==> flow/run.sh <==
#!/bin/bash
# the make line also repeats each setting of config.mk as NAME=value (left out here)
make -C /OpenROAD-flow-scripts/flow DESIGN_CONFIG=/design/flow/config.mk WORK_HOME=/design/flow/orfs CLKGATE_MAP_FILE= finish
==> flow/design.v <==
module conv1_buf #(
    parameter WIDTH     = 28,
    parameter HEIGHT    = 28,
    parameter DATA_BITS = 8
)(
    input                        clk,
    input                        rst_n,
    input                        valid_in,
    input  signed [DATA_BITS-1:0] data_in,
    output wire signed [DATA_BITS-1:0] data_out_0,  data_out_1,  data_out_2,  data_out_3,  data_out_4,
    output wire signed [DATA_BITS-1:0] data_out_5,  data_out_6,  data_out_7,  data_out_8,  data_out_9,
    output wire signed [DATA_BITS-1:0] data_out_10, data_out_11, data_out_12, data_out_13, data_out_14,
    output wire signed [DATA_BITS-1:0] data_out_15, data_out_16, data_out_17, data_out_18, data_out_19,
    output wire signed [DATA_BITS-1:0] data_out_20, data_out_21, data_out_22, data_out_23, data_out_24,
    output reg                   valid_out_buf
);
    reg [DATA_BITS-1:0] line1_regs [0:WIDTH-1];
    reg [DATA_BITS-1:0] line2_regs [0:WIDTH-1];
    reg [DATA_BITS-1:0] line3_regs [0:WIDTH-1];
    reg [DATA_BITS-1:0] line4_regs [0:WIDTH-1];
    reg [DATA_BITS-1:0] s0[0:4], s1[0:4], s2[0:4], s3[0:4], s4[0:4];
    reg [$clog2(WIDTH)-1:0]  col_cnt;
    reg [$clog2(HEIGHT)-1:0] row_cnt;
    integer i;
    always @(posedge clk) begin
        if (!rst_n) begin
            col_cnt <= 0;
            row_cnt <= 0;
            valid_out_buf <= 0; 
            for (i = 0; i < 5; i = i + 1) begin
                s0[i] <= 0; s1[i] <= 0; s2[i] <= 0; s3[i] <= 0; s4[i] <= 0;
            end
        end else if (valid_in) begin
            line4_regs[col_cnt] <= line3_regs[col_cnt];
            line3_regs[col_cnt] <= line2_regs[col_cnt];
            line2_regs[col_cnt] <= line1_regs[col_cnt];
            line1_regs[col_cnt] <= data_in;
            s4[0] <= line4_regs[col_cnt]; s4[1] <= s4[0]; s4[2] <= s4[1]; s4[3] <= s4[2]; s4[4] <= s4[3];
            s3[0] <= line3_regs[col_cnt]; s3[1] <= s3[0]; s3[2] <= s3[1]; s3[3] <= s3[2]; s3[4] <= s3[3];
            s2[0] <= line2_regs[col_cnt]; s2[1] <= s2[0]; s2[2] <= s2[1]; s2[3] <= s2[2]; s2[4] <= s2[3];
            s1[0] <= line1_regs[col_cnt]; s1[1] <= s1[0]; s1[2] <= s1[1]; s1[3] <= s1[2]; s1[4] <= s1[3];
            s0[0] <= data_in;             s0[1] <= s0[0]; s0[2] <= s0[1]; s0[3] <= s0[2]; s0[4] <= s0[3];
            if (col_cnt == WIDTH - 1) begin
                col_cnt <= 0;
                if (row_cnt == HEIGHT - 1) row_cnt <= 0;
                else row_cnt <= row_cnt + 1;
            end else begin
                col_cnt <= col_cnt + 1;
            end
            valid_out_buf <= (row_cnt >= 4) && (col_cnt >= 4 && col_cnt <= 27);
        end else begin
            valid_out_buf <= 1'b0;
        end
    end
    assign {data_out_0,  data_out_1,  data_out_2,  data_out_3,  data_out_4}  = {s4[4],s4[3],s4[2],s4[1],s4[0]};
    assign {data_out_5,  data_out_6,  data_out_7,  data_out_8,  data_out_9}  = {s3[4],s3[3],s3[2],s3[1],s3[0]};
    assign {data_out_10, data_out_11, data_out_12, data_out_13, data_out_14} = {s2[4],s2[3],s2[2],s2[1],s2[0]};
    assign {data_out_15, data_out_16, data_out_17, data_out_18, data_out_19} = {s1[4],s1[3],s1[2],s1[1],s1[0]};
    assign {data_out_20, data_out_21, data_out_22, data_out_23, data_out_24} = {s0[4],s0[3],s0[2],s0[1],s0[0]};
endmodule
module conv1_calc (
    input                       clk,
    input                       rst_n,
    input                       valid_out_buf,
    input    signed   [7:0]           data_out_0, data_out_1, data_out_2, data_out_3, data_out_4,
                                data_out_5, data_out_6, data_out_7, data_out_8, data_out_9,
                                data_out_10, data_out_11, data_out_12, data_out_13, data_out_14,
                                data_out_15, data_out_16, data_out_17, data_out_18, data_out_19,
                                data_out_20, data_out_21, data_out_22, data_out_23, data_out_24,
    output reg  signed [11:0]          conv_out_1, conv_out_2, conv_out_3,
    output reg                  valid_out_calc
);
    localparam P_STAGES = 7;  
       wire signed [7:0] b1 = 8'sh88;
       wire signed [7:0] b2 = 8'sh00;
       wire signed [7:0] b3 = 8'sh00;
    function signed [7:0] get_w1(input [4:0] addr);
        case(addr)
            5'd00: get_w1 = 8'sh00; 5'd01: get_w1 = 8'shcd; 5'd02: get_w1 = 8'shf9; 5'd03: get_w1 = 8'shef; 5'd04: get_w1 = 8'sh07; 
            5'd05: get_w1 = 8'sh43; 5'd06: get_w1 = 8'shef; 5'd07: get_w1 = 8'shdd; 5'd08: get_w1 = 8'shee; 5'd09: get_w1 = 8'sh13; 
            5'd10: get_w1 = 8'sh31; 5'd11: get_w1 = 8'sh38; 5'd12: get_w1 = 8'sh34; 5'd13: get_w1 = 8'sh19; 5'd14: get_w1 = 8'shfe; 
            5'd15: get_w1 = 8'sh11; 5'd16: get_w1 = 8'sh0c; 5'd17: get_w1 = 8'shfe; 5'd18: get_w1 = 8'shc8; 5'd19: get_w1 = 8'shb3; 
            5'd20: get_w1 = 8'shf0; 5'd21: get_w1 = 8'she1; 5'd22: get_w1 = 8'sh10; 5'd23: get_w1 = 8'sh3c; 5'd24: get_w1 = 8'sh7f; 
            default: get_w1 = 8'sh00;
        endcase
    endfunction
    function signed [7:0] get_w2(input [4:0] addr);
        case(addr)
            5'd00: get_w2 = 8'sh1e; 5'd01: get_w2 = 8'sh26; 5'd02: get_w2 = 8'sh24; 5'd03: get_w2 = 8'sh2e; 5'd04: get_w2 = 8'she6; 
            5'd05: get_w2 = 8'sh1b; 5'd06: get_w2 = 8'she2; 5'd07: get_w2 = 8'sh01; 5'd08: get_w2 = 8'sh21; 5'd09: get_w2 = 8'sh01; 
            5'd10: get_w2 = 8'sh2b; 5'd11: get_w2 = 8'shff; 5'd12: get_w2 = 8'sh15; 5'd13: get_w2 = 8'sh04; 5'd14: get_w2 = 8'sh0d; 
            5'd15: get_w2 = 8'sh0f; 5'd16: get_w2 = 8'she5; 5'd17: get_w2 = 8'she9; 5'd18: get_w2 = 8'shde; 5'd19: get_w2 = 8'sh2d; 
            5'd20: get_w2 = 8'shef; 5'd21: get_w2 = 8'shf2; 5'd22: get_w2 = 8'sh00; 5'd23: get_w2 = 8'sh13; 5'd24: get_w2 = 8'sh19; 
            default: get_w2 = 8'sh00;
        endcase
    endfunction
    function signed [7:0] get_w3(input [4:0] addr);
        case(addr)
            5'd00: get_w3 = 8'sh1f; 5'd01: get_w3 = 8'sh2f; 5'd02: get_w3 = 8'sh1e; 5'd03: get_w3 = 8'sh19; 5'd04: get_w3 = 8'sh17; 
            5'd05: get_w3 = 8'sh08; 5'd06: get_w3 = 8'sh03; 5'd07: get_w3 = 8'shfa; 5'd08: get_w3 = 8'sh0e; 5'd09: get_w3 = 8'sh28; 
            5'd10: get_w3 = 8'shbb; 5'd11: get_w3 = 8'sh35; 5'd12: get_w3 = 8'sh3f; 5'd13: get_w3 = 8'sh36; 5'd14: get_w3 = 8'sh05; 
            5'd15: get_w3 = 8'shc6; 5'd16: get_w3 = 8'shd5; 5'd17: get_w3 = 8'sh04; 5'd18: get_w3 = 8'shfb; 5'd19: get_w3 = 8'shea; 
            5'd20: get_w3 = 8'sh85; 5'd21: get_w3 = 8'sh80; 5'd22: get_w3 = 8'sh80; 5'd23: get_w3 = 8'sh80; 5'd24: get_w3 = 8'sh80; 
            default: get_w3 = 8'sh00;
        endcase
    endfunction
    reg [7:0] p_s0 [0:24]; 
    reg signed [15:0] product1_s1[0:24], product2_s1[0:24], product3_s1[0:24];
    reg signed [17:0] sum1_s2[0:12], sum2_s2[0:12], sum3_s2[0:12];
    reg signed [17:0] sum1_s3[0:6],  sum2_s3[0:6],  sum3_s3[0:6];
    reg signed [17:0] sum1_s4[0:3],  sum2_s4[0:3],  sum3_s4[0:3];
    reg signed [17:0] sum1_s5[0:1],  sum2_s5[0:1],  sum3_s5[0:1];
    reg signed [18:0] sum1_s6, sum2_s6, sum3_s6;
    reg [P_STAGES-1:0] valid_pipe;
    integer i;  
    always @(posedge clk) begin
        if (!rst_n) begin
            valid_pipe <= 0;
            valid_out_calc <= 0;
            conv_out_1 <= 0;
            conv_out_2 <= 0;
            conv_out_3 <= 0;
            for (i=0; i<25; i=i+1) begin p_s0[i] <= 0; product1_s1[i] <= 0; product2_s1[i] <= 0; product3_s1[i] <= 0; end
            for (i=0; i<13; i=i+1) begin sum1_s2[i] <= 0; sum2_s2[i] <= 0; sum3_s2[i] <= 0; end
            for (i=0; i<7; i=i+1)  begin sum1_s3[i] <= 0; sum2_s3[i] <= 0; sum3_s3[i] <= 0; end
            for (i=0; i<4; i=i+1)  begin sum1_s4[i] <= 0; sum2_s4[i] <= 0; sum3_s4[i] <= 0; end
            for (i=0; i<2; i=i+1)  begin sum1_s5[i] <= 0; sum2_s5[i] <= 0; sum3_s5[i] <= 0; end
            sum1_s6 <= 0; sum2_s6 <= 0; sum3_s6 <= 0;
        end else begin
            valid_pipe <= {valid_pipe[P_STAGES-2:0], valid_out_buf};
            valid_out_calc <= valid_pipe[P_STAGES-1];
            if (valid_out_buf) begin
                p_s0[0] <= data_out_0; p_s0[1] <= data_out_1; p_s0[2] <= data_out_2; p_s0[3] <= data_out_3; p_s0[4] <= data_out_4;
                p_s0[5] <= data_out_5; p_s0[6] <= data_out_6; p_s0[7] <= data_out_7; p_s0[8] <= data_out_8; p_s0[9] <= data_out_9;
                p_s0[10] <= data_out_10; p_s0[11] <= data_out_11; p_s0[12] <= data_out_12; p_s0[13] <= data_out_13; p_s0[14] <= data_out_14;
                p_s0[15] <= data_out_15; p_s0[16] <= data_out_16; p_s0[17] <= data_out_17; p_s0[18] <= data_out_18; p_s0[19] <= data_out_19;
                p_s0[20] <= data_out_20; p_s0[21] <= data_out_21; p_s0[22] <= data_out_22; p_s0[23] <= data_out_23; p_s0[24] <= data_out_24;
            end
            for (i = 0; i < 25; i = i + 1) begin
                product1_s1[i] <= $signed(p_s0[i]) * get_w1(i);
                product2_s1[i] <= $signed(p_s0[i]) * get_w2(i);
                product3_s1[i] <= $signed(p_s0[i]) * get_w3(i);
            end
            for (i = 0; i < 12; i = i + 1) begin
                sum1_s2[i] <= product1_s1[2*i] + product1_s1[2*i+1];
                sum2_s2[i] <= product2_s1[2*i] + product2_s1[2*i+1];
                sum3_s2[i] <= product3_s1[2*i] + product3_s1[2*i+1];
            end
            sum1_s2[12] <= product1_s1[24]; sum2_s2[12] <= product2_s1[24]; sum3_s2[12] <= product3_s1[24];
            for (i = 0; i < 6; i = i + 1) begin
                sum1_s3[i] <= sum1_s2[2*i] + sum1_s2[2*i+1];
                sum2_s3[i] <= sum2_s2[2*i] + sum2_s2[2*i+1];
                sum3_s3[i] <= sum3_s2[2*i] + sum3_s2[2*i+1];
            end
            sum1_s3[6] <= sum1_s2[12]; sum2_s3[6] <= sum2_s2[12]; sum3_s3[6] <= sum3_s2[12];
            sum1_s4[0] <= sum1_s3[0] + sum1_s3[1]; sum1_s4[1] <= sum1_s3[2] + sum1_s3[3]; sum1_s4[2] <= sum1_s3[4] + sum1_s3[5]; sum1_s4[3] <= sum1_s3[6];
            sum2_s4[0] <= sum2_s3[0] + sum2_s3[1]; sum2_s4[1] <= sum2_s3[2] + sum2_s3[3]; sum2_s4[2] <= sum2_s3[4] + sum2_s3[5]; sum2_s4[3] <= sum2_s3[6];
            sum3_s4[0] <= sum3_s3[0] + sum3_s3[1]; sum3_s4[1] <= sum3_s3[2] + sum3_s3[3]; sum3_s4[2] <= sum3_s3[4] + sum3_s3[5]; sum3_s4[3] <= sum3_s3[6];
            sum1_s5[0] <= sum1_s4[0] + sum1_s4[1]; sum1_s5[1] <= sum1_s4[2] + sum1_s4[3];
            sum2_s5[0] <= sum2_s4[0] + sum2_s4[1]; sum2_s5[1] <= sum2_s4[2] + sum2_s4[3];
            sum3_s5[0] <= sum3_s4[0] + sum3_s4[1]; sum3_s5[1] <= sum3_s4[2] + sum3_s4[3];
            sum1_s6 <= sum1_s5[0] + sum1_s5[1];
            sum2_s6 <= sum2_s5[0] + sum2_s5[1];
            sum3_s6 <= sum3_s5[0] + sum3_s5[1];
            if (valid_pipe[P_STAGES-1]) begin
                conv_out_1 <= ($signed(sum1_s6) >>> 7) + b1;
                conv_out_2 <= ($signed(sum2_s6) >>> 7) + b2;
                conv_out_3 <= ($signed(sum3_s6) >>> 7) + b3;
            end 
        end
    end
endmodule
 module conv1_layer (
   input clk,
   input rst_n,
   input valid_in,
   input signed [7:0] data_in,
   output signed [11:0] conv_out_1, conv_out_2, conv_out_3,
   output valid_out_conv
 );
 wire signed [7:0] data_out_0, data_out_1, data_out_2, data_out_3, data_out_4,
  data_out_5, data_out_6, data_out_7, data_out_8, data_out_9,
  data_out_10, data_out_11, data_out_12, data_out_13, data_out_14,
  data_out_15, data_out_16, data_out_17, data_out_18, data_out_19,
  data_out_20, data_out_21, data_out_22, data_out_23, data_out_24;
 wire valid_out_buf;
 conv1_buf #(.WIDTH(28), .HEIGHT(28), .DATA_BITS(8)) conv1_buf(
   .clk(clk),
   .rst_n(rst_n),
   .valid_in(valid_in),
   .data_in(data_in),
   .data_out_0(data_out_0),
   .data_out_1(data_out_1),
   .data_out_2(data_out_2),
   .data_out_3(data_out_3),
   .data_out_4(data_out_4),
   .data_out_5(data_out_5),
   .data_out_6(data_out_6),
   .data_out_7(data_out_7),
   .data_out_8(data_out_8),
   .data_out_9(data_out_9),
   .data_out_10(data_out_10),
   .data_out_11(data_out_11),
   .data_out_12(data_out_12),
   .data_out_13(data_out_13),
   .data_out_14(data_out_14),
   .data_out_15(data_out_15),
   .data_out_16(data_out_16),
   .data_out_17(data_out_17),
   .data_out_18(data_out_18),
   .data_out_19(data_out_19),
   .data_out_20(data_out_20),
   .data_out_21(data_out_21),
   .data_out_22(data_out_22),
   .data_out_23(data_out_23),
   .data_out_24(data_out_24),
   .valid_out_buf(valid_out_buf)
 );
 conv1_calc conv1_calc(
   .clk(clk),
   .rst_n(rst_n),
   .valid_out_buf(valid_out_buf),
   .data_out_0(data_out_0),
   .data_out_1(data_out_1),
   .data_out_2(data_out_2),
   .data_out_3(data_out_3),
   .data_out_4(data_out_4),
   .data_out_5(data_out_5),
   .data_out_6(data_out_6),
   .data_out_7(data_out_7),
   .data_out_8(data_out_8),
   .data_out_9(data_out_9),
   .data_out_10(data_out_10),
   .data_out_11(data_out_11),
   .data_out_12(data_out_12),
   .data_out_13(data_out_13),
   .data_out_14(data_out_14),
   .data_out_15(data_out_15),
   .data_out_16(data_out_16),
   .data_out_17(data_out_17),
   .data_out_18(data_out_18),
   .data_out_19(data_out_19),
   .data_out_20(data_out_20),
   .data_out_21(data_out_21),
   .data_out_22(data_out_22),
   .data_out_23(data_out_23),
   .data_out_24(data_out_24),
   .conv_out_1(conv_out_1),
   .conv_out_2(conv_out_2),
   .conv_out_3(conv_out_3),
   .valid_out_calc(valid_out_conv)
 );
 endmodule
==> flow/constraint.sdc <==
create_clock -name core_clock -period 3.37 [get_ports {clk}]
set_input_delay 0.6740 -clock core_clock [delete_from_list [all_inputs] [get_ports {clk}]]
set_output_delay 0.6740 -clock core_clock [all_outputs]
set_load 0.01 [all_outputs]
==> flow/config.mk <==
export PLATFORM = sky130hd
export DESIGN_NAME = conv1_layer
export DESIGN_NICKNAME = conv1_layer
export VERILOG_FILES = /design/flow/design.v
export SDC_FILE = /design/flow/constraint.sdc
export NUM_CORES = 4
export LEC_CHECK = 0
export ABC_AREA = 0
export CAP_MARGIN = 20
export CORE_MARGIN = 2
export CORE_UTILIZATION = 70
export CTS_CLUSTER_SIZE = 72
export PLACE_DENSITY_LB_ADDON = 0.0
export SETUP_SLACK_MARGIN = 0.95
export SLEW_MARGIN = 20
==> notes.md, run 1 <==
fresh numbers from the pnr run: Die Span X 528 um, Antenna Nets Post-Route 0, most numerous cell in the Yosys netlist dfxtp_1, switching power 20.4 mW, Hold Slack 149 ps, Clk Latency, worst-skew pair 1040 ps, number of enable flip-flop cells 896, CP Launch Point conv1_calc.p_s0[12][5]$_SDFFE_PN0P_, R2R cell count 16, GR Overflow Total 0, Max clock buf depth 4, ao+oa area frac 10.1%, Hold Startpoint valid_in, final slew viol count 0, yosys stat cell total 18200, CP bufs+invs 6, worst min path class primary input to register, routability congestion estimate 0.947, proportion of power drawn by flip-flops and latches 49.3%, maximum VDD drop 624 uV, gr usage total 39.1%, CP most frequent cell fa_1, clock network power share 47.8%, reg-to-reg slack, setup -1140 ps, crit path max-delay cell type fa_1, Final Hold Viols 0, Initial DRT Pass Iterations 9, Combinational Power 2.58 mW, fin nets 22500, drt total wl 586000 um, Dominant comb cell adder cells, vias in the first global route 142000, Comb pwr share 2.9%, sequential group power 43.9 mW, relative slew slack 19.4%, slew of the pin with the lowest slew margin 1200 ps, period utilization 134%, critical path's top delay family adder cells, CTS tree done, Num CTS Buffers 361, Sw Share 22.8%, Adder Share, Synth 21.6%, max_cap viols 0, leakage 102 nW, Synth Seq Share 41.6%, post-synthesis cell area 192000 um^2, Synthesized registers 3536, Top pwr grp sequential cells, Worst Hold Path Cells 2, DP HPWL 373000 um, Critical Path Sink conv1_calc.product3_s1[12][11]$_SDFF_PN0_, Inst Count DP 22400, SO Viols setup timing, CP required 4240 ps, Die H 528 um, XOR Share, Synth 5.47%, CTS Sinks 3536, final setup fails 210, Mapped Cells 18200, reg-to-reg startpoint conv1_calc.p_s0[12][5]$_SDFFE_PN0P_, IO Pins 48, Commonest flop dfxtp_1, Crit Path Max Fanout 5, Core Area 273000 um^2, yosys synthesis chip area 192000 um^2, Power Density 391 nW/um^2, Hold-fix buffers, CTS 0, Layout Skew 101 ps, Fillers 14800, FP Util 70.2%, Non-Filler Instances 23400, wire per inst 25.0 um, I/O Buffers 47, largest net degree at the start of global routing 150, outcome complete, but fails checks, CP Depth 16, DR DRC count 0, post-synth top area cell dfxtp_1, initial antenna violation count 55, asr flop ratio synth 0%, PnR worst setup slack -1140 ps, starting DRC count in detailed routing 15300, clk root buf clkbuf_16, area share, top type 27.5%, Clk pin slew, worst setup/hold paths 90 ps, crit path kind register to register, Final Power 89.1 mW, P_clk 42.6 mW, yosys simple share 11.8%, minimum clock period 4510 ps, Synth warnings 23, CP Cell Sequence buf_4 > fa_1 > inv_2 > fa_1 > inv_2 > fa_1 > inv_1 > fa_1 > inv_2 > ha_4 > buf_4 > nor3_2 > a211o_1 > o21bai_2 > xnor2_1 > nor2_1, H-tree levels 5, Unique cell types 89, Mux area share 5.43%, Tool Warnings 219, setup_tns -56460 ps, Vias/cell 6.19, Cell area leaders dfxtp_1 (28%), ha_1 (15%), edfxtp_1 (14%), Pint 68.8 mW, global-route wire length before repair 837000 um, DR vias 145000, Worst R2R End conv1_calc.product3_s1[12][11]$_SDFF_PN0_, type of destination of the critical path register, Endpoint, Worst Hold conv1_buf.s3[0][5]$_SDFFE_PN0P_, fmax 0.222 GHz, CP peak stage delay 610 ps, row count 192, Worst Path Arrival 5380 ps, Syn Nets 21200, Post-synth top cells dfxtp_1 (2640), ha_1 (2361), nor2_1 (2263), Worst setup SP type register, Post-Syn Area per Cell 10.5 um^2, RSZ-0062 raised after global routing true, Syn-to-layout area delta 18.9%, die area 278000 um^2
## layout make-up
cell class | count | area, um^2 | area share [%]
tap | 3589 | 4490 | 1.97
inverter | 1580 | 6140 | 2.69
sequential | 3536 | 80300 | 35.2
multi-input combinational | 12600 | 112000 | 49.2
antenna | 25 | 62.6 | 0.0274
clock buffer | 495 | 10300 | 4.53
clock inverter | 169 | 2090 | 0.917
timing repair buffer | 1415 | 12500 | 5.47
## per-stage QoR
stage	setup WS [ps]	area [um^2]	utilization, %
after global routing	-1130	228000	83.5
after global placement	-607	207000	75.9
after detailed placement	-750	207000	75.9
final	-1140	228000	83.5
after floorplan	-822	195000	-
after CTS	-559	224000	81.9
## routing by layer
metal	global-route usage (%)	wire length [um]
met5	0	513
met1	51.6	227000
met2	61.5	259000
met3	7.15	57300
met4	20.8	41400
## timing repair
action | CTS | global route
endpoints found under the hold margin | 0 | 0
resized | 588 | 693
setup buffers | 171 | 140
endpoints found under the setup margin | 1899 | 2295
pin swaps | 320 | 467
==> inputs of run 2 (changes only) <==
- ABC_AREA: 0 -> 1
- CAP_MARGIN: 20 -> 10
- CTS_CLUSTER_SIZE: 72 -> 74
- PLACE_DENSITY_LB_ADDON: 0.0 -> unset
- SETUP_SLACK_MARGIN: 0.95 -> 1.06
- clock period: 3.37 -> 4.19 ns (I/O delays scaled with it)
==> run 2 against run 1 <==
- now clean on timing, DRC and antenna
- synthesized area is 8.5% higher
- via count up 28%
- sequential cell count did not move
- non-clock buffer count decreased by 808
- die size is 8.5% higher
- combinational power decreased by 2%
- sequential share of layout area shrank 1.3 points
- clock skew up 11 ps
==> notes.md, run 2 <==
fresh numbers from the pnr run: Commonest flop dfxtp_1 (unchanged), Synth Seq Share 38.3% (was 41.6%), XOR Share, Synth 0.930% (was 5.47%), Critical Path Sink conv1_calc.product1_s1[24][11]$_SDFF_PN0_ (was conv1_calc.product3_s1[12][11]$_SDFF_PN0_), CP most frequent cell fa_1 (unchanged), Worst setup SP type register (unchanged), final slew viol count 0 (unchanged), wire per inst 20.5 um (was 25.0 um), setup_tns 0 ps (was -56460 ps), Mux area share 0.0144% (was 5.43%), CP Depth 15 (was 16), post-synthesis cell area 208000 um^2 (was 192000 um^2), dpl ws 343 ps (was -750 ps), Dominant comb cell adder cells (unchanged), sequential group power 35.5 mW (was 43.9 mW), GR Overflow Total 0 (unchanged), gr usage total 39.7% (was 39.1%), Comb pwr share 3.5% (was 2.9%), clock network power share 47.5% (was 47.8%), maximum VDD drop 637 uV (was 624 uV), reg-to-reg slack, setup 510 ps (was -1140 ps), Mapped Cells 26300 (was 18200), number of enable flip-flop cells 896 (unchanged), Clk pin slew, worst setup/hold paths 70 ps (was 90 ps), vias in the first global route 174000 (was 142000), crit path kind register to register (unchanged), CP Launch Point conv1_calc.p_s0[24][5]$_SDFFE_PN0P_ (was conv1_calc.p_s0[12][5]$_SDFFE_PN0P_), Final Hold Viols 0 (unchanged), slew of the pin with the lowest slew margin 1060 ps (was 1200 ps), largest net degree at the start of global routing 171 (was 150), Top pwr grp sequential cells (unchanged), Power Density 306 nW/um^2 (was 391 nW/um^2), starting DRC count in detailed routing 21900 (was 15300), max_cap viols 0 (unchanged), routability congestion estimate 1.01 (was 0.947), outcome no timing/DRC/antenna violations (was complete, but fails checks), Sw Share 23.3% (was 22.8%), Post-Syn Area per Cell 7.91 um^2 (was 10.5 um^2), yosys simple share 19.5% (was 11.8%), DP HPWL 442000 um (was 373000 um), Pint 55.5 mW (was 68.8 mW), die area 302000 um^2 (was 278000 um^2), row count 200 (was 192), Adder Share, Synth 19.9% (was 21.6%), worst min path class primary input to register (unchanged), Synthesized registers 3536 (unchanged), fin nets 29700 (was 22500), Hold Startpoint valid_in (unchanged), Syn-to-layout area delta 13.6% (was 18.9%), final setup fails 0 (was 210), DR vias 185000 (was 145000), P_clk 34.4 mW (was 42.6 mW), Syn Nets 29300 (was 21200), FP Util 70.2% (about the same), post-synth top area cell dfxtp_1 (unchanged), Die Span X 549 um (was 528 um), Hold Slack 245 ps (was 149 ps), fmax 0.272 GHz (was 0.222 GHz), leakage 116 nW (was 102 nW), Cell area leaders dfxtp_1 (25%), ha_1 (14%), edfxtp_1 (13%) (was dfxtp_1 (28%), ha_1 (15%), edfxtp_1 (14%)), global-route wire length before repair 947000 um (was 837000 um), IO Pins 48 (unchanged), RSZ-0062 raised after global routing true (unchanged), Core Area 297000 um^2 (was 273000 um^2), most numerous cell in the Yosys netlist nand2_1 (was dfxtp_1), Layout Skew 112 ps (was 101 ps), Crit Path Max Fanout 6 (was 5), type of destination of the critical path register (unchanged), crit path max-delay cell type fa_1 (unchanged), I/O Buffers 47 (unchanged), relative slew slack 29.0% (was 19.4%), Post-synth top cells nand2_1 (5195), inv_1 (3801), nor2_1 (2846) (was dfxtp_1 (2640), ha_1 (2361), nor2_1 (2263)), CTS tree done (unchanged), Clk Latency, worst-skew pair 1000 ps (was 1040 ps), Combinational Power 2.53 mW (was 2.58 mW), asr flop ratio synth 0% (unchanged), H-tree levels 5 (unchanged), CP peak stage delay 540 ps (was 610 ps), CTS Sinks 3536 (unchanged), Endpoint, Worst Hold conv1_buf.valid_out_buf$_SDFF_PN0_ (was conv1_buf.s3[0][5]$_SDFFE_PN0P_), drt total wl 636000 um (was 586000 um), PnR worst setup slack 512 ps (was -1140 ps), Initial DRT Pass Iterations 9 (unchanged), minimum clock period 3680 ps (was 4510 ps), yosys stat cell total 26300 (was 18200), Hold-fix buffers, CTS 0 (unchanged), Synth warnings 23 (unchanged), CP required 5010 ps (was 4240 ps), Vias/cell 5.97 (was 6.19), Unique cell types 51 (was 89), Antenna Nets Post-Route 0 (unchanged), ao+oa area frac 13.2% (was 10.1%), CP Cell Sequence buf_6 > fa_1 > fa_1 > fa_1 > inv_2 > fa_1 > inv_2 > ha_4 > nand2_4 > o21ai_4 > nor2_4 > o21ai_2 > nand2_1 > nand2_1 > nor2_1 (was buf_4 > fa_1 > inv_2 > fa_1 > inv_2 > fa_1 > inv_1 > fa_1 > inv_2 > ha_4 > buf_4 > nor3_2 > a211o_1 > o21bai_2 > xnor2_1 > nor2_1), period utilization 87.8% (was 134%), reg-to-reg startpoint conv1_calc.p_s0[24][5]$_SDFFE_PN0P_ (was conv1_calc.p_s0[12][5]$_SDFFE_PN0P_), area share, top type 25.4% (was 27.5%), critical path's top delay family adder cells (unchanged), Worst Path Arrival 4500 ps (was 5380 ps), proportion of power drawn by flip-flops and latches 49.0% (was 49.3%), DR DRC count 0 (unchanged), clk root buf clkbuf_16 (unchanged), Worst R2R End conv1_calc.product1_s1[24][11]$_SDFF_PN0_ (was conv1_calc.product3_s1[12][11]$_SDFF_PN0_), switching power 16.8 mW (was 20.4 mW), Max clock buf depth 4 (unchanged), Tool Warnings 255 (was 219), CP bufs+invs 3 (was 6), yosys synthesis chip area 208000 um^2 (was 192000 um^2), Worst Hold Path Cells 3 (was 2), Die H 549 um (was 528 um), Num CTS Buffers 368 (was 361), initial antenna violation count 39 (was 55), R2R cell count 15 (was 16)
[run 2: per-layer routing]
| metal | global-route usage [%] | share of wire, % | vias up |
|---|---|---|---|
| met4 | 23.7 | 7.2 | 28 |
| met5 | 0 | 0.029 | - |
| li1 | - | - | 87300 |
| met2 | 64.2 | 45 | 9753 |
| met1 | 50.4 | 38 | 85600 |
| met3 | 6.07 | 9.2 | 2497 |
[run 2: area by class of cell]
type | count | area (um^2)
flip-flops and latches | 3536 | 80300
repair inverters | 4 | 30.0
clock buffers | 474 | 10100
clock inverters | 206 | 2580
inverters | 3819 | 14700
multi-input cells | 18400 | 118000
fillers | 19600 | 59900
repair buffers | 607 | 5740
well taps | 3939 | 4930
diodes | 11 | 27.5
[run 2: metrics by stage]
step	total power, mW	util, %	instance area (um^2)	std cells
2_1_floorplan	37.7	-	210000	26300
3_3_place_gp	38.5	72.4	215000	29900
3_5_place_dp	38.6	72.4	215000	29900
6_report	72.3	79.8	237000	31000
4_1_cts	72.2	78.1	232000	30800
5_1_grt	73.9	79.8	237000	31000
[run 2: timing repair]
action | CTS | global route
pin swaps | 260 | 423
buffers inserted | 222 | 162
endpoints found under the setup margin | 489 | 604
gates resized | 629 | 890
gates cloned | 1 | 3
==> inputs of run 3 (changes only) <==
- CAP_MARGIN: 10 -> 20
- CORE_ASPECT_RATIO: unset -> 0.58
- CORE_MARGIN: 2 -> 8
- CORE_UTILIZATION: 70 -> 27
- CTS_CLUSTER_SIZE: 74 -> 16
- GPL_ROUTABILITY_DRIVEN: unset -> 0
- PLACE_DENSITY_LB_ADDON: unset -> 0.24
- SETUP_SLACK_MARGIN: 1.06 -> unset
- SLEW_MARGIN: 20 -> 40
- clock period: 4.19 -> 5.87 ns (I/O delays scaled with it)
==> run 3 against run 2 <==
- highest routed layer unchanged
- still clean on timing, DRC and antenna
- sequential share of layout area grew 0.23 points
- cell count increased by 19%
- first-iteration DRC count is 22% lower
- largest cell class unchanged
- critical endpoint is now conv1_calc.product1_s1[24][15]$_SDFF_PN0_
==> notes.md, run 3 <==
fresh numbers from the pnr run: XOR Share, Synth 0.930% (unchanged), Synth Seq Share 38.3% (unchanged), Non-Filler Instances 36900 (was 31000), slew of the pin with the lowest slew margin 1020 ps (was 1060 ps), Vias/cell 4.71 (was 5.97), yosys synthesis chip area 208000 um^2 (unchanged), Clk Latency, worst-skew pair 1040 ps (was 1000 ps), ao+oa area frac 13.2% (unchanged), Synthesized registers 3536 (unchanged), setup_tns 0 ps (unchanged), Max clock buf depth 5 (was 4), H-tree levels 5 (unchanged), maximum VDD drop 235 uV (was 637 uV), post-CTS setup buffers 0 (was 222), gr usage total 16.8% (was 39.7%), final setup fails 0 (unchanged), CP Cell Sequence inv_1 > ha_1 > xnor2_1 > fa_1 > inv_1 > fa_1 > inv_1 > fa_1 > inv_1 > ha_1 > a21oi_1 > o21ai_0 > nand2_1 > nand4_1 > nand2_1 > nand2_1 > nor2_1 (was buf_6 > fa_1 > fa_1 > fa_1 > inv_2 > fa_1 > inv_2 > ha_4 > nand2_4 > o21ai_4 > nor2_4 > o21ai_2 > nand2_1 > nand2_1 > nor2_1), Initial DRT Pass Iterations 6 (was 9), Hold Startpoint conv1_calc.product1_s1[21][3]$_SDFF_PN0_ (was valid_in), DP HPWL 537000 um (was 442000 um), type of destination of the critical path register (unchanged), CP required 6800 ps (was 5010 ps), outcome no timing/DRC/antenna violations (unchanged), CP Depth 17 (was 15), Die Span X 1170 um (was 549 um), Adder Share, Synth 19.9% (unchanged), CP Launch Point conv1_calc.p_s0[24][6]$_SDFFE_PN0P_ (was conv1_calc.p_s0[24][5]$_SDFFE_PN0P_), proportion of power drawn by flip-flops and latches 48.3% (was 49.0%), final slew viol count 0 (unchanged), Core Util, Final 30.4% (was 79.8%), P_clk 25.3 mW (was 34.4 mW), relative slew slack 31.4% (was 29.0%), GR Overflow Total 0 (unchanged), Final Power 52.6 mW (was 72.3 mW), yosys simple share 19.5% (unchanged), starting DRC count in detailed routing 17100 (was 21900), Worst Hold Path Cells 2 (was 3), post-CTS sizing 0 (was 629), row count 245 (was 200), fin nets 29300 (was 29700), Dominant comb cell adder cells (unchanged), R2R cell count 17 (was 15), I/O Buffers 47 (unchanged), FP Util 27.1% (was 70.2%), Unique cell types 51 (unchanged), Final Hold Viols 0 (unchanged), Tool Warnings 228 (was 255), RSZ-0062 raised after global routing false (was true), initial antenna violation count 59 (was 39), clock network power share 48.2% (was 47.5%), leakage 113 nW (was 116 nW), wire per inst 18.9 um (was 20.5 um), CP bufs+invs 4 (was 3), CP most frequent cell inv_1 (was fa_1), Post-synth top cells nand2_1 (5195), inv_1 (3801), nor2_1 (2846) (unchanged), CTS Sinks 3536 (unchanged), reg-to-reg slack, setup 1220 ps (was 510 ps), placed cell areas 221000 um^2 (was 215000 um^2), minimum clock period 4650 ps (was 3680 ps), Syn-to-layout area delta 12.2% (was 13.6%), Syn Nets 29300 (unchanged), Met1 Wirelength 393000 um (was 244000 um), Pint 40.0 mW (was 55.5 mW), die area 801000 um^2 (was 302000 um^2), Hold Slack 359 ps (was 245 ps), largest net degree at the start of global routing 192 (was 171), Post-Syn Area per Cell 7.91 um^2 (unchanged), Design Area, Final 234000 um^2 (was 237000 um^2), switching power 12.5 mW (was 16.8 mW), Die H 685 um (was 549 um), Layout Skew 105 ps (was 112 ps), sequential group power 25.4 mW (was 35.5 mW), DR DRC count 0 (unchanged), DR vias 174000 (was 185000), critical path's top delay family adder cells (unchanged), crit path kind register to register (unchanged), IO Pins 48 (unchanged), Crit Path Max Fanout 10 (was 6), Combinational Power 1.87 mW (was 2.53 mW), Core Area 768000 um^2 (was 297000 um^2), post-synth top area cell dfxtp_1 (unchanged), most numerous cell in the Yosys netlist nand2_1 (unchanged), Cell area leaders dfxtp_1 (25%), ha_1 (14%), edfxtp_1 (13%) (unchanged), CTS tree done (unchanged), Worst R2R End conv1_calc.product1_s1[24][15]$_SDFF_PN0_ (was conv1_calc.product1_s1[24][11]$_SDFF_PN0_), Mapped Cells 26300 (unchanged), Critical Path Sink conv1_calc.product1_s1[24][15]$_SDFF_PN0_ (was conv1_calc.product1_s1[24][11]$_SDFF_PN0_), CP peak stage delay 610 ps (was 540 ps), global-route wire length before repair 1040000 um (was 947000 um), Comb pwr share 3.6% (was 3.5%), yosys stat cell total 26300 (unchanged), Power Density 225 nW/um^2 (was 306 nW/um^2), period utilization 79.3% (was 87.8%), highest metal used met5 (unchanged), Sw Share 23.9% (was 23.3%), reg-to-reg startpoint conv1_calc.p_s0[24][6]$_SDFFE_PN0P_ (was conv1_calc.p_s0[24][5]$_SDFFE_PN0P_), crit path max-delay cell type dfxtp_1 (was fa_1), Endpoint, Worst Hold conv1_calc.sum1_s2[10][3]$_SDFF_PN0_ (was conv1_buf.valid_out_buf$_SDFF_PN0_), Inst Count DP 36200 (was 29900), fmax 0.215 GHz (was 0.272 GHz), Hold-fix buffers, CTS 0 (unchanged), Worst Path Arrival 5580 ps (was 4500 ps), worst min path class register to register (was primary input to register), Antenna Nets Post-Route 0 (unchanged), Num CTS Buffers 378 (was 368), max_cap viols 0 (unchanged), Worst setup SP type register (unchanged), post-synthesis cell area 208000 um^2 (unchanged), Top pwr grp sequential cells (unchanged), Mux area share 0.0144% (unchanged), vias in the first global route 160000 (was 174000), dpl ws 1300 ps (was 343 ps), area share, top type 25.4% (unchanged), Commonest flop dfxtp_1 (unchanged), Clk pin slew, worst setup/hold paths 70 ps (about the same), met3 wire length 56100 um (was 58400 um), drt total wl 697000 um (was 636000 um), asr flop ratio synth 0% (unchanged), number of enable flip-flop cells 896 (unchanged), Synth warnings 23 (unchanged), PnR worst setup slack 1220 ps (was 512 ps), met2 wire len 238000 um (was 288000 um), clk root buf clkbuf_16 (unchanged)
run 3: final cells by class:
class                      instances  area (um^2)
inverter                        3819        14400
clock inverter                   191         2250
multi-input combinational      18400       112000
sequential                      3536        79800
fill                           82000       535000
antenna                           23         57.6
tap                            10300        12800
clock buffer                     485        10400
timing repair buffer             221         2220
run 3: metal layers:
layer | vias to the layer above | track usage, %
met5 | - | 0
met4 | 12 | 2.22
met3 | 584 | 3.41
met2 | 5341 | 20.5
met1 | 81400 | 29.0
li1 | 86400 | -
==> inputs of run 4 (changes only) <==
- CORE_UTILIZATION: 27 -> 40
- GPL_ROUTABILITY_DRIVEN: 0 -> unset
- clock period: 5.87 -> 3.64 ns (I/O delays scaled with it)
==> run 4 against run 3 <==
- the layout now fails its checks (setup timing)
- critical path type unchanged
- largest cell class unchanged
- maximum frequency grew 26%
- global-route usage grew 7.0 points
- critical path depth shrank 1
- sequential share of layout area shrank 0.13 points
- largest power group unchanged
- die size shrank 32%
==> notes.md, run 4 <==
fresh numbers from the pnr run: outcome complete, but fails checks (was no timing/DRC/antenna violations), SO Viols setup timing, sequential group power 40.9 mW (was 25.4 mW), type of destination of the critical path register (unchanged), critical path's top delay family adder cells (unchanged), Syn-to-layout area delta 12.8% (was 12.2%), Adder Share, Synth 19.9% (unchanged), drt total wl 670000 um (was 697000 um), number of enable flip-flop cells 896 (unchanged), Pint 63.5 mW (was 40.0 mW), yosys synthesis chip area 208000 um^2 (unchanged), clk root buf clkbuf_16 (unchanged), IO Pins 48 (unchanged), switching power 19.6 mW (was 12.5 mW), most numerous cell in the Yosys netlist nand2_1 (unchanged), minimum clock period 3690 ps (was 4650 ps), Post-Syn Area per Cell 7.91 um^2 (unchanged), Post-synth top cells nand2_1 (5195), inv_1 (3801), nor2_1 (2846) (unchanged), met3 wire length 62900 um (was 56100 um), Synth Seq Share 38.3% (unchanged), reg-to-reg slack, setup -50 ps (was 1220 ps), R2R cell count 16 (was 17), Met1 Wirelength 367000 um (was 393000 um), Commonest flop dfxtp_1 (unchanged), highest metal used met5 (unchanged), CP peak stage delay 540 ps (was 610 ps), crit path max-delay cell type fa_1 (was dfxtp_1), yosys simple share 19.5% (unchanged), CTS tree done (unchanged), Syn Nets 29300 (unchanged), P_clk 39.3 mW (was 25.3 mW), Die Span X 963 um (was 1170 um), Synth warnings 23 (unchanged), Worst Path Arrival 4560 ps (was 5580 ps), Dominant comb cell adder cells (unchanged), final slew viol count 0 (unchanged), Core Area 518000 um^2 (was 768000 um^2), Worst setup SP type register (unchanged), setup_tns -87.1 ps (was 0 ps), Vias/cell 5.18 (was 4.71), ao+oa area frac 13.2% (unchanged), period utilization 101% (was 79.3%), reg-to-reg startpoint conv1_calc.p_s0[12][5]$_SDFFE_PN0P_ (was conv1_calc.p_s0[24][6]$_SDFFE_PN0P_), largest net degree at the start of global routing 191 (was 192), Endpoint, Worst Hold conv1_buf.valid_out_buf$_SDFF_PN0_ (was conv1_calc.sum1_s2[10][3]$_SDFF_PN0_), Critical Path Sink conv1_calc.product3_s1[12][11]$_SDFF_PN0_ (was conv1_calc.product1_s1[24][15]$_SDFF_PN0_), Fillers 51300 (was 82000), crit path kind register to register (unchanged), starting DRC count in detailed routing 19100 (was 17100), clock network power share 47.2% (was 48.2%), Flop area 79900 um^2 (was 79800 um^2), row count 201 (was 245), CP most frequent cell fa_1 (was inv_1), Hold-fix buffers, CTS 0 (unchanged), XOR Share, Synth 0.930% (unchanged), die area 545000 um^2 (was 801000 um^2), relative slew slack 36.0% (was 31.4%), CTS Sinks 3536 (unchanged), Die H 565 um (was 685 um), global-route wire length before repair 1010000 um (was 1040000 um), Sw Share 23.6% (was 23.9%), DP HPWL 513000 um (was 537000 um), vias in the first global route 159000 (was 160000), Logic cell area 113000 um^2 (was 112000 um^2), Tool Warnings 264 (was 228), fin nets 29800 (was 29300), final setup fails 3 (was 0), met2 wire len 231000 um (was 238000 um), DR DRC count 0 (unchanged), Worst Hold Path Cells 3 (was 2), area share, top type 25.4% (unchanged), fmax 0.271 GHz (was 0.215 GHz), CP bufs+invs 6 (was 4), Crit Path Max Fanout 4 (was 10), wire per inst 19.7 um (was 18.9 um), FP Util 40.2% (was 27.1%), H-tree levels 5 (unchanged), Final Hold Viols 0 (unchanged), Unique cell types 51 (unchanged), Max clock buf depth 4 (was 5), post-synth top area cell dfxtp_1 (unchanged), routability congestion estimate 0.947, GR Overflow Total 0 (unchanged), Non-Filler Instances 34000 (was 36900), PnR worst setup slack -53.4 ps (was 1220 ps), Power Density 354 nW/um^2 (was 225 nW/um^2), gr usage total 23.8% (was 16.8%), max_cap viols 0 (unchanged), Inst Count DP 33300 (was 36200), post-synthesis cell area 208000 um^2 (unchanged), Hold Startpoint valid_in (was conv1_calc.product1_s1[21][3]$_SDFF_PN0_), initial antenna violation count 36 (was 59), Clk pin slew, worst setup/hold paths 70 ps (about the same), Mapped Cells 26300 (unchanged), Synthesized registers 3536 (unchanged), Initial DRT Pass Iterations 6 (unchanged), leakage 116 nW (was 113 nW), CP required 4500 ps (was 6800 ps), Antenna Nets Post-Route 0 (unchanged), CP Depth 16 (was 17), proportion of power drawn by flip-flops and latches 49.2% (was 48.3%), Worst R2R End conv1_calc.product3_s1[12][11]$_SDFF_PN0_ (was conv1_calc.product1_s1[24][15]$_SDFF_PN0_), RSZ-0062 raised after global routing true (was false), Layout Skew 66.5 ps (was 105 ps), Top pwr grp sequential cells (unchanged), yosys stat cell total 26300 (unchanged), slew of the pin with the lowest slew margin 960 ps (was 1020 ps), Combinational Power 2.96 mW (was 1.87 mW), maximum VDD drop 356 uV (was 235 uV), Cell area leaders dfxtp_1 (25%), ha_1 (14%), edfxtp_1 (13%) (unchanged), CP Cell Sequence fa_1 > inv_1 > fa_1 > inv_1 > fa_1 > inv_1 > fa_1 > inv_2 > ha_4 > buf_6 > nand2_4 > nor2_4 > nand3_2 > nand3_2 > buf_4 > a21oi_2 (was inv_1 > ha_1 > xnor2_1 > fa_1 > inv_1 > fa_1 > inv_1 > fa_1 > inv_1 > ha_1 > a21oi_1 > o21ai_0 > nand2_1 > nand4_1 > nand2_1 > nand2_1 > nor2_1), I/O Buffers 47 (unchanged), Num CTS Buffers 354 (was 378), Comb pwr share 3.6% (about the same), Clk Latency, worst-skew pair 1010 ps (was 1040 ps), asr flop ratio synth 0% (unchanged), worst min path class primary input to register (was register to register), Mux area share 0.0144% (unchanged), DR vias 176000 (was 174000), CP Launch Point conv1_calc.p_s0[12][5]$_SDFFE_PN0P_ (was conv1_calc.p_s0[24][6]$_SDFFE_PN0P_)
run 4: per-stage QoR:
| step | setup slack (ps) | utilization (%) | total power, mW | hold slack (ps) | instance area (um^2) |
|---|---|---|---|---|---|
| 4_1_cts | -6.28 | 45.1 | 83.8 | 30.0 | 233000 |
| 5_1_grt | -205 | 45.4 | 85.6 | 88.5 | 235000 |
| 3_3_place_gp | -333 | 42.6 | 44.7 | 395 | 221000 |
| 2_1_floorplan | -13.3 | - | 43.4 | 390 | 208000 |
| 6_report | -53.4 | 45.4 | 83.1 | 120 | 235000 |
| 3_5_place_dp | -292 | 42.6 | 44.7 | 395 | 221000 |
run 4: layout make-up:
class	count	share of cell area, %
multi-input cells	18400	48.3
flip-flops and latches	3536	34.0
inverters	3819	6.13
clock buffers	451	4.18
well taps	6902	3.68
repair buffers	688	2.70
clock inverters	199	1.03
diodes	9	0.00959
run 4: metal layers:
metal | GRT usage [%] | vias up
li1 | - | 87300
met1 | 41.6 | 82000
met2 | 29.3 | 6366
met3 | 4.07 | 494
met4 | 3.35 | 6
met5 | 0 | -
run 4: timing repair:
| action | CTS | global route |
|---|---|---|
| resized | 117 | 326 |
| pin swaps | 45 | 89 |
| buffers inserted | 7 | 15 |
| endpoints found under the setup margin | 36 | 114 |
==> inputs of run 5 (changes only) <==
- ABC_AREA: 1 -> unset
- CELL_PAD_IN_SITES_GLOBAL_PLACEMENT: unset -> 2
- CORE_ASPECT_RATIO: 0.58 -> unset
- CORE_MARGIN: 8 -> 2
- CORE_UTILIZATION: 40 -> 33
- CTS_CLUSTER_DIAMETER: unset -> 226
- CTS_CLUSTER_SIZE: 16 -> 19
- GPL_TIMING_DRIVEN: unset -> 0
- HOLD_SLACK_MARGIN: unset -> 0.14
- MAX_ROUTING_LAYER: unset -> met5
- PLACE_DENSITY_LB_ADDON: 0.24 -> 0.12
- SETUP_SLACK_MARGIN: unset -> 0.41
- SLEW_MARGIN: 40 -> 20
- clock period: 3.64 -> 3.63 ns (I/O delays scaled with it)
==> run 5 against run 4 <==
- still fails the layout checks on setup timing
- maximum frequency shrank 14%
- sequential power is essentially flat
- synthesized cell count shrank 31%
- register-to-register slack got worse by 620 ps
- core utilization decreased by 6.6 points
- first-iteration DRC count decreased by 48%
- sequential cell count unchanged
- critical endpoint is now conv1_calc.product1_s1[24][14]$_SDFF_PN0_
- highest routed layer unchanged
==> notes.md, run 5 <==
fresh numbers from the pnr run: sequential group power 40.7 mW (was 40.9 mW), wire per inst 27.7 um (was 19.7 um), Clk Latency, worst-skew pair 1030 ps (was 1010 ps), Syn Nets 21200 (was 29300), Core Area 580000 um^2 (was 518000 um^2), Synthesized registers 3536 (unchanged), SO Viols setup timing (unchanged), P_clk 25.1 mW (was 39.3 mW), Worst R2R End conv1_calc.product1_s1[24][14]$_SDFF_PN0_ (was conv1_calc.product3_s1[12][11]$_SDFF_PN0_), setup_tns -14100 ps (was -87.1 ps), worst min path class primary input to register (unchanged), Final Hold Viols 0 (unchanged), DP HPWL 607000 um (was 513000 um), period utilization 119% (was 101%), Adder Share, Synth 21.6% (was 19.9%), Num CTS Buffers 208 (was 354), ao+oa area frac 10.1% (was 13.2%), Crit Path Max Fanout 10 (was 4), final setup fails 62 (was 3), Core Util, Final 38.8% (was 45.4%), post-synth top area cell dfxtp_1 (unchanged), Endpoint, Worst Hold conv1_buf.line1_regs[11][1]$_DFFE_PP_ (was conv1_buf.valid_out_buf$_SDFF_PN0_), DR vias 134000 (was 176000), max_cap viols 0 (unchanged), reg-to-reg startpoint conv1_calc.p_s0[24][7]$_SDFFE_PN0P_ (was conv1_calc.p_s0[12][5]$_SDFFE_PN0P_), H-tree levels 4 (was 5), Unique cell types 89 (was 51), proportion of power drawn by flip-flops and latches 58.5% (was 49.2%), CP bufs+invs 4 (was 6), Combinational Power 3.81 mW (was 2.96 mW), die area 588000 um^2 (was 545000 um^2), CP most frequent cell fa_1 (unchanged), outcome complete, but fails checks (unchanged), switching power 17.4 mW (was 19.6 mW), Mapped Cells 18200 (was 26300), drt total wl 748000 um (was 670000 um), initial antenna violation count 154 (was 36), most numerous cell in the Yosys netlist dfxtp_1 (was nand2_1), Synth Seq Share 41.6% (was 38.3%), PnR worst setup slack -677 ps (was -53.4 ps), GR Overflow Total 0 (unchanged), Power Density 309 nW/um^2 (was 354 nW/um^2), Post-synth top cells dfxtp_1 (2640), ha_1 (2361), nor2_1 (2263) (was nand2_1 (5195), inv_1 (3801), nor2_1 (2846)), critical path's top delay family adder cells (unchanged), Synth warnings 23 (unchanged), XOR Share, Synth 5.47% (was 0.930%), type of destination of the critical path register (unchanged), slew of the pin with the lowest slew margin 1260 ps (was 960 ps), post-synthesis cell area 192000 um^2 (was 208000 um^2), Pint 52.2 mW (was 63.5 mW), vias in the first global route 133000 (was 159000), Tool Warnings 208 (was 264), Critical Path Sink conv1_calc.product1_s1[24][14]$_SDFF_PN0_ (was conv1_calc.product3_s1[12][11]$_SDFF_PN0_), Syn-to-layout area delta 17.2% (was 12.8%), DR DRC count 0 (unchanged), Top pwr grp sequential cells (unchanged), starting DRC count in detailed routing 9955 (was 19100), area share, top type 27.5% (was 25.4%), clk root buf clkbuf_16 (unchanged), CP required 4460 ps (was 4500 ps), Dominant comb cell adder cells (unchanged), final slew viol count 0 (unchanged), Post-Syn Area per Cell 10.5 um^2 (was 7.91 um^2), crit path max-delay cell type fa_1 (unchanged), number of enable flip-flop cells 896 (unchanged), yosys simple share 11.8% (was 19.5%), routability congestion estimate 0.890 (was 0.947), yosys synthesis chip area 192000 um^2 (was 208000 um^2), fin nets 22100 (was 29800), Commonest flop dfxtp_1 (unchanged), Worst setup SP type register (unchanged), gr usage total 24.8% (was 23.8%), Max clock buf depth 4 (unchanged), Cell area leaders dfxtp_1 (28%), ha_1 (15%), edfxtp_1 (14%) (was dfxtp_1 (25%), ha_1 (14%), edfxtp_1 (13%)), CTS Sinks 3536 (unchanged), global-route wire length before repair 1030000 um (was 1010000 um), row count 280 (was 201), reg-to-reg slack, setup -680 ps (was -50 ps), Antenna Nets Post-Route 0 (unchanged), Layout Skew 99.3 ps (was 66.5 ps), Vias/cell 4.97 (was 5.18), maximum VDD drop 387 uV (was 356 uV), Sw Share 25.0% (was 23.6%), Worst Path Arrival 5130 ps (was 4560 ps), Die Span X 767 um (was 963 um), CP Cell Sequence buf_4 > buf_12 > fa_1 > fa_1 > fa_1 > inv_2 > fa_1 > inv_2 > ha_4 > o41a_1 > a21oi_4 > xor2_4 > nor2_1 (was fa_1 > inv_1 > fa_1 > inv_1 > fa_1 > inv_1 > fa_1 > inv_2 > ha_4 > buf_6 > nand2_4 > nor2_4 > nand3_2 > nand3_2 > buf_4 > a21oi_2), CP Launch Point conv1_calc.p_s0[24][7]$_SDFFE_PN0P_ (was conv1_calc.p_s0[12][5]$_SDFFE_PN0P_), minimum clock period 4310 ps (was 3690 ps), FP Util 33.1% (was 40.2%), CP peak stage delay 560 ps (was 540 ps), R2R cell count 13 (was 16), leakage 97.1 nW (was 116 nW), fmax 0.232 GHz (was 0.271 GHz), Die H 767 um (was 565 um), clock network power share 36.0% (was 47.2%), Worst Hold Path Cells 1 (was 3), RSZ-0062 raised after global routing true (unchanged), Initial DRT Pass Iterations 6 (unchanged), I/O Buffers 46 (was 47), largest net degree at the start of global routing 30 (was 191), relative slew slack 15.7% (was 36.0%), Clk pin slew, worst setup/hold paths 90 ps (was 70 ps), asr flop ratio synth 0% (unchanged), yosys stat cell total 18200 (was 26300), crit path kind register to register (unchanged), IO Pins 48 (unchanged), Mux area share 5.43% (was 0.0144%), CP Depth 13 (was 16), Comb pwr share 5.5% (was 3.6%), CTS tree done (unchanged), Hold Startpoint data_in[1] (was valid_in)
run 5: final cells by class:
class,instances,area (um^2)
Multi-Input combinational cell,12600,112000
Fill cell,57800,355000
Buffer,475,2470
Sequential cell,3536,80400
Inverter,1580,6250
Clock inverter,10,233
Clock buffer,284,5550
Timing Repair Buffer,744,8630
Antenna cell,45,113
Tap cell,7755,9700
run 5: stage by stage:
| stage | hold WS (ps) | std cells | total power, mW | cell area (um^2) | setup WS (ps) |
|---|---|---|---|---|---|
| 2_1_floorplan | 412 | 18200 | 42.9 | 194000 | -562 |
| 5_1_grt | 186 | 27000 | 71.7 | 225000 | -792 |
| 6_report | 200 | 27100 | 69.6 | 225000 | -677 |
| 3_5_place_dp | 419 | 26200 | 45.5 | 208000 | -1710 |
| 4_1_cts | 168 | 26800 | 70.5 | 219000 | -662 |
| 3_3_place_gp | 415 | 26000 | 45.1 | 204000 | -6340 |
run 5: timing repair:
item	in CTS	in global routing
hold buffers	1	0
buffers inserted	305	227
gates resized	603	800
endpoints found under the setup margin	2736	913
pin swaps	276	429
hold endpoints to repair	12	0
run 5: per-layer routing:
metal  track usage, %  share of wire (%)  vias to the layer above
li1                 -                  -                    64600
met3             2.41                4.4                      536
met5                0             0.0067                        -
met2             41.4                 47                     2698
met1             34.7                 46                    66500
met4             5.51                2.7                        8
==> inputs of run 6 (changes only) <==
- CELL_PAD_IN_SITES_GLOBAL_PLACEMENT: 2 -> unset
- CORE_UTILIZATION: 33 -> 32
- CTS_CLUSTER_DIAMETER: 226 -> unset
- CTS_CLUSTER_SIZE: 19 -> unset
- GPL_TIMING_DRIVEN: 0 -> unset
- HOLD_SLACK_MARGIN: 0.14 -> unset
- MAX_ROUTING_LAYER: met5 -> unset
- PLACE_DENSITY_LB_ADDON: 0.12 -> unset
- SETUP_SLACK_MARGIN: 0.41 -> unset
- clock period: 3.63 -> 4.61 ns (I/O delays scaled with it)
==> run 6 against run 5 <==
- the run now finishes clean
- routed wire length fell by 33%
- count of clock-buffer cells in the layout rose by 218
- maximum frequency fell by 1.4%
- non-clock buffer count fell by 931
- critical path depth rose by 4
- synthesized cell count did not move
- register-to-register slack improved by 920 ps
- largest power group unchanged
==> notes.md, run 6 <==
fresh numbers from the pnr run: wire per inst 18.7 um (was 27.7 um), Die H 778 um (was 767 um), Die Span X 778 um (was 767 um), critical path's top delay family adder cells (unchanged), Worst Hold Path Cells 3 (was 1), Endpoint, Worst Hold conv1_buf.s4[0][4]$_SDFFE_PN0P_ (was conv1_buf.line1_regs[11][1]$_DFFE_PP_), post-CTS sizing 0 (was 603), Synthesized registers 3536 (unchanged), placed cell areas 203000 um^2 (was 208000 um^2), final slew viol count 0 (unchanged), minimum clock period 4370 ps (was 4310 ps), CP most frequent cell inv_1 (was fa_1), Hold-fix buffers, CTS 0 (was 1), Layout Skew 60.3 ps (was 99.3 ps), vias in the first global route 127000 (was 133000), final setup fails 0 (was 62), Tool Warnings 228 (was 208), asr flop ratio synth 0% (unchanged), post-CTS setup buffers 0 (was 305), reg-to-reg startpoint conv1_calc.p_s0[18][2]$_SDFFE_PN0P_ (was conv1_calc.p_s0[24][7]$_SDFFE_PN0P_), Unique cell types 89 (unchanged), Comb pwr share 2.3% (was 5.5%), Dominant comb cell adder cells (unchanged), I/O Buffers 47 (was 46), Vias/cell 4.76 (was 4.97), CTS Sinks 3536 (unchanged), post-synthesis cell area 192000 um^2 (unchanged), Worst setup SP type register (unchanged), Antenna Nets Post-Route 0 (unchanged), leakage 96.0 nW (was 97.1 nW), relative slew slack 24.6% (was 15.7%), max_cap viols 0 (unchanged), GR Overflow Total 0 (unchanged), Post-Syn Area per Cell 10.5 um^2 (unchanged), starting DRC count in detailed routing 7449 (was 9955), sequential group power 32.2 mW (was 40.7 mW), fmax 0.229 GHz (was 0.232 GHz), Hold Startpoint rst_n (was data_in[1]), Sw Share 22.1% (was 25.0%), Synth Seq Share 41.6% (unchanged), yosys stat cell total 18200 (unchanged), routability congestion estimate 0.890 (about the same), Clk pin slew, worst setup/hold paths 70 ps (was 90 ps), Initial DRT Pass Iterations 7 (was 6), H-tree levels 5 (was 4), clk root buf clkbuf_16 (unchanged), CP Cell Sequence inv_1 > fa_1 > inv_1 > ha_1 > inv_1 > fa_1 > fa_1 > inv_1 > ha_1 > a21o_1 > a21oi_1 > o21ai_0 > a2111oi_0 > nor3_1 > a31oi_1 > xnor2_1 > nor2_1 (was buf_4 > buf_12 > fa_1 > fa_1 > fa_1 > inv_2 > fa_1 > inv_2 > ha_4 > o41a_1 > a21oi_4 > xor2_4 > nor2_1), slew of the pin with the lowest slew margin 1100 ps (was 1260 ps), R2R cell count 17 (was 13), ao+oa area frac 10.1% (unchanged), gr usage total 16.1% (was 24.8%), DP HPWL 381000 um (was 607000 um), Num CTS Buffers 380 (was 208), Max clock buf depth 4 (unchanged), fin nets 21400 (was 22100), Critical Path Sink conv1_calc.product2_s1[18][14]$_SDFF_PN0_ (was conv1_calc.product1_s1[24][14]$_SDFF_PN0_), Adder Share, Synth 21.6% (unchanged), CTS tree done (unchanged), CP bufs+invs 4 (unchanged), most numerous cell in the Yosys netlist dfxtp_1 (unchanged), yosys simple share 11.8% (unchanged), CP peak stage delay 580 ps (was 560 ps), Final Hold Viols 0 (unchanged), CP Launch Point conv1_calc.p_s0[18][2]$_SDFFE_PN0P_ (was conv1_calc.p_s0[24][7]$_SDFFE_PN0P_), die area 606000 um^2 (was 588000 um^2), period utilization 94.7% (was 119%), switching power 14.6 mW (was 17.4 mW), yosys synthesis chip area 192000 um^2 (unchanged), Post-synth top cells dfxtp_1 (2640), ha_1 (2361), nor2_1 (2263) (unchanged), global-route wire length before repair 763000 um (was 1030000 um), largest net degree at the start of global routing 138 (was 30), area share, top type 27.5% (unchanged), crit path kind register to register (unchanged), Core Area 598000 um^2 (was 580000 um^2), Synth warnings 23 (unchanged), DR vias 127000 (was 134000), Mapped Cells 18200 (unchanged), Worst R2R End conv1_calc.product2_s1[18][14]$_SDFF_PN0_ (was conv1_calc.product1_s1[24][14]$_SDFF_PN0_), XOR Share, Synth 5.47% (unchanged), Mux area share 5.43% (unchanged), initial antenna violation count 29 (was 154), Power Density 304 nW/um^2 (was 309 nW/um^2), Worst Path Arrival 5230 ps (was 5130 ps), row count 284 (was 280), maximum VDD drop 337 uV (was 387 uV), worst min path class primary input to register (unchanged), Crit Path Max Fanout 6 (was 10), IO Pins 48 (unchanged), number of enable flip-flop cells 896 (unchanged), RSZ-0062 raised after global routing true (unchanged), outcome no timing/DRC/antenna violations (was complete, but fails checks), Pint 51.3 mW (was 52.2 mW), FP Util 32.1% (was 33.1%), proportion of power drawn by flip-flops and latches 48.9% (was 58.5%), P_clk 32.1 mW (was 25.1 mW), Clk Latency, worst-skew pair 1030 ps (about the same), clock network power share 48.8% (was 36.0%), setup_tns 0 ps (was -14100 ps), CP Depth 17 (was 13), CP required 5470 ps (was 4460 ps), Syn-to-layout area delta 12.7% (was 17.2%), Top pwr grp sequential cells (unchanged), crit path max-delay cell type fa_1 (unchanged), DR DRC count 0 (unchanged), Hold Slack 402 ps (was 200 ps), type of destination of the critical path register (unchanged), post-synth top area cell dfxtp_1 (unchanged), Syn Nets 21200 (unchanged), Cell area leaders dfxtp_1 (28%), ha_1 (15%), edfxtp_1 (14%) (unchanged), reg-to-reg slack, setup 240 ps (was -680 ps), Design Area, Final 216000 um^2 (was 225000 um^2), drt total wl 499000 um (was 748000 um), Commonest flop dfxtp_1 (unchanged), Combinational Power 1.53 mW (was 3.81 mW)
[run 6: cell type report]
type | instances | area [um^2]
flip-flops and latches | 3536 | 79800
clock inverters | 194 | 2580
well taps | 8008 | 10000
multi-input cells | 12600 | 105000
fillers | 59200 | 381000
clock buffers | 502 | 10600
inverters | 1580 | 5940
diodes | 9 | 22.5
repair buffers | 288 | 2760
[run 6: layer usage]
layer | vias to the layer above | part of all wire, % | track usage (%)
met3 | 604 | 3.8 | 1.84
met2 | 2061 | 47 | 27.4
met5 | - | 0.015 | 0
met4 | 12 | 3.2 | 4.75
met1 | 61400 | 46 | 21.5
li1 | 63200 | - | -
[run 6: metrics by stage]
stage	setup slack (ps)	total power, mW	utilization [%]	cells
after floorplan	38.2	33.8	-	18200
after detailed placement	179	34.4	34.0	26000
after global placement	140	34.4	34.0	26000
after CTS	99.2	66.6	36.2	26700
final	243	65.8	36.2	26700
after global routing	-5.36	67.9	36.2	26700
==> inputs of run 7 (changes only) <==
- CAP_MARGIN: 20 -> 5
- CORE_UTILIZATION: 32 -> 44
- CTS_CLUSTER_DIAMETER: unset -> 385
- HOLD_SLACK_MARGIN: unset -> 0.06
- MIN_ROUTING_LAYER: unset -> met1
- PLACE_DENSITY_LB_ADDON: unset -> 0.2
- SLEW_MARGIN: 20 -> 25
- clock period: 4.61 -> 4.97 ns (I/O delays scaled with it)
==> run 7 against run 6 <==
- now fails the layout checks on antenna rules
- cell count down 8.6%
- combinational power decreased by 8%
- largest cell class unchanged
- first-iteration DRC count shrank 1.9%
- largest power group is now clock
- non-clock buffer count shrank 54
- die size shrank 27%
- clock power fell by 6%
- hold slack gained 14 ps
==> notes.md, run 7 <==
fresh numbers from the pnr run: CTS Sinks 3536 (unchanged), FP Util 44.2% (was 32.1%), R2R cell count 17 (unchanged), Tool Warnings 268 (was 228), Combinational Power 1.41 mW (was 1.53 mW), RSZ-0062 raised after global routing false (was true), yosys synthesis chip area 192000 um^2 (unchanged), clk root buf clkbuf_16 (unchanged), Final Hold Viols 0 (unchanged), post-CTS sizing 0 (unchanged), Hold-fix buffers, CTS 0 (unchanged), switching power 13.3 mW (was 14.6 mW), final slew viol count 0 (unchanged), Synth Seq Share 41.6% (unchanged), CTS tree done (unchanged), fmax 0.217 GHz (was 0.229 GHz), Antenna Nets Post-Route 1 (was 0), drt total wl 483000 um (was 499000 um), DR vias 126000 (was 127000), wire per inst 19.8 um (was 18.7 um), outcome complete, but fails checks (was no timing/DRC/antenna violations), Worst setup SP type register (unchanged), vias in the first global route 125000 (was 127000), initial antenna violation count 18 (was 29), most numerous cell in the Yosys netlist dfxtp_1 (unchanged), Dominant comb cell adder cells (unchanged), setup_tns 0 ps (unchanged), Mux area share 5.43% (unchanged), Final Power 61.6 mW (was 65.8 mW), Worst Hold Path Cells 1 (was 3), Adder Share, Synth 21.6% (unchanged), XOR Share, Synth 5.47% (unchanged), Cell area leaders dfxtp_1 (28%), ha_1 (15%), edfxtp_1 (14%) (unchanged), Max clock buf depth 4 (unchanged), reg-to-reg startpoint conv1_calc.p_s0[6][3]$_SDFFE_PN0P_ (was conv1_calc.p_s0[18][2]$_SDFFE_PN0P_), Worst Path Arrival 5430 ps (was 5230 ps), Die Span X 664 um (was 778 um), post-synth top area cell dfxtp_1 (unchanged), H-tree levels 5 (unchanged), Post-Syn Area per Cell 10.5 um^2 (unchanged), Mapped Cells 18200 (unchanged), Sw Share 21.6% (was 22.1%), gr usage total 21.6% (was 16.1%), Power Density 289 nW/um^2 (was 304 nW/um^2), global-route wire length before repair 746000 um (was 763000 um), Hold Startpoint conv1_calc.sum2_s3[6][3]$_SDFF_PN0_ (was rst_n), Pint 48.3 mW (was 51.3 mW), Vias/cell 5.17 (was 4.76), Unique cell types 89 (unchanged), largest net degree at the start of global routing 153 (was 138), row count 242 (was 284), critical path's top delay family adder cells (unchanged), Die H 664 um (was 778 um), Clk pin slew, worst setup/hold paths 60 ps (was 70 ps), Endpoint, Worst Hold conv1_calc.sum2_s4[3][3]$_SDFF_PN0_ (was conv1_buf.s4[0][4]$_SDFFE_PN0P_), Num CTS Buffers 386 (was 380), fin nets 21300 (was 21400), ao+oa area frac 10.1% (unchanged), IO Pins 48 (unchanged), Crit Path Max Fanout 5 (was 6), P_clk 30.3 mW (was 32.1 mW), yosys simple share 11.8% (unchanged), minimum clock period 4600 ps (was 4370 ps), Commonest flop dfxtp_1 (unchanged), max_cap viols 0 (unchanged), Synth warnings 23 (unchanged), Comb pwr share 2.3% (about the same), post-CTS setup buffers 0 (unchanged), SO Viols antenna rules, I/O Buffers 47 (unchanged), final setup fails 0 (unchanged)
[run 7: stage by stage]
stage          area (um^2)  hold WS [ps]  worst slack [ps]  util, %  instances
2_1_floorplan       192000           412               112        -      18200
3_3_place_gp        200000           414               417     46.0      23700
3_5_place_dp        200000           417               417     46.0      23700
4_1_cts             213000           414               359     49.1      24400
5_1_grt             213000           437              60.0     49.1      24400
6_report            213000           416               370     49.1      24400
[run 7: cell type report]
| class | instances | area (um^2) | area share, % |
|---|---|---|---|
| tap | 5734 | 7170 | 3.37 |
| multi-input combinational | 12600 | 105000 | 49.0 |
| sequential | 3536 | 79800 | 37.4 |
| clock buffer | 511 | 10800 | 5.07 |
| clock inverter | 198 | 2640 | 1.24 |
| antenna | 13 | 32.5 | 0.0153 |
| timing repair buffer | 234 | 2200 | 1.03 |
| inverter | 1580 | 5940 | 2.79 |
[run 7: layer usage]
layer	up-vias	wire length, um	track usage, %
met5	-	0	0
met4	0	14000	5.86
met3	611	16100	1.91
met2	1923	223000	35.8
met1	60600	230000	30.2
li1	63200	-	-
Power and IR drop assume default switching activity.
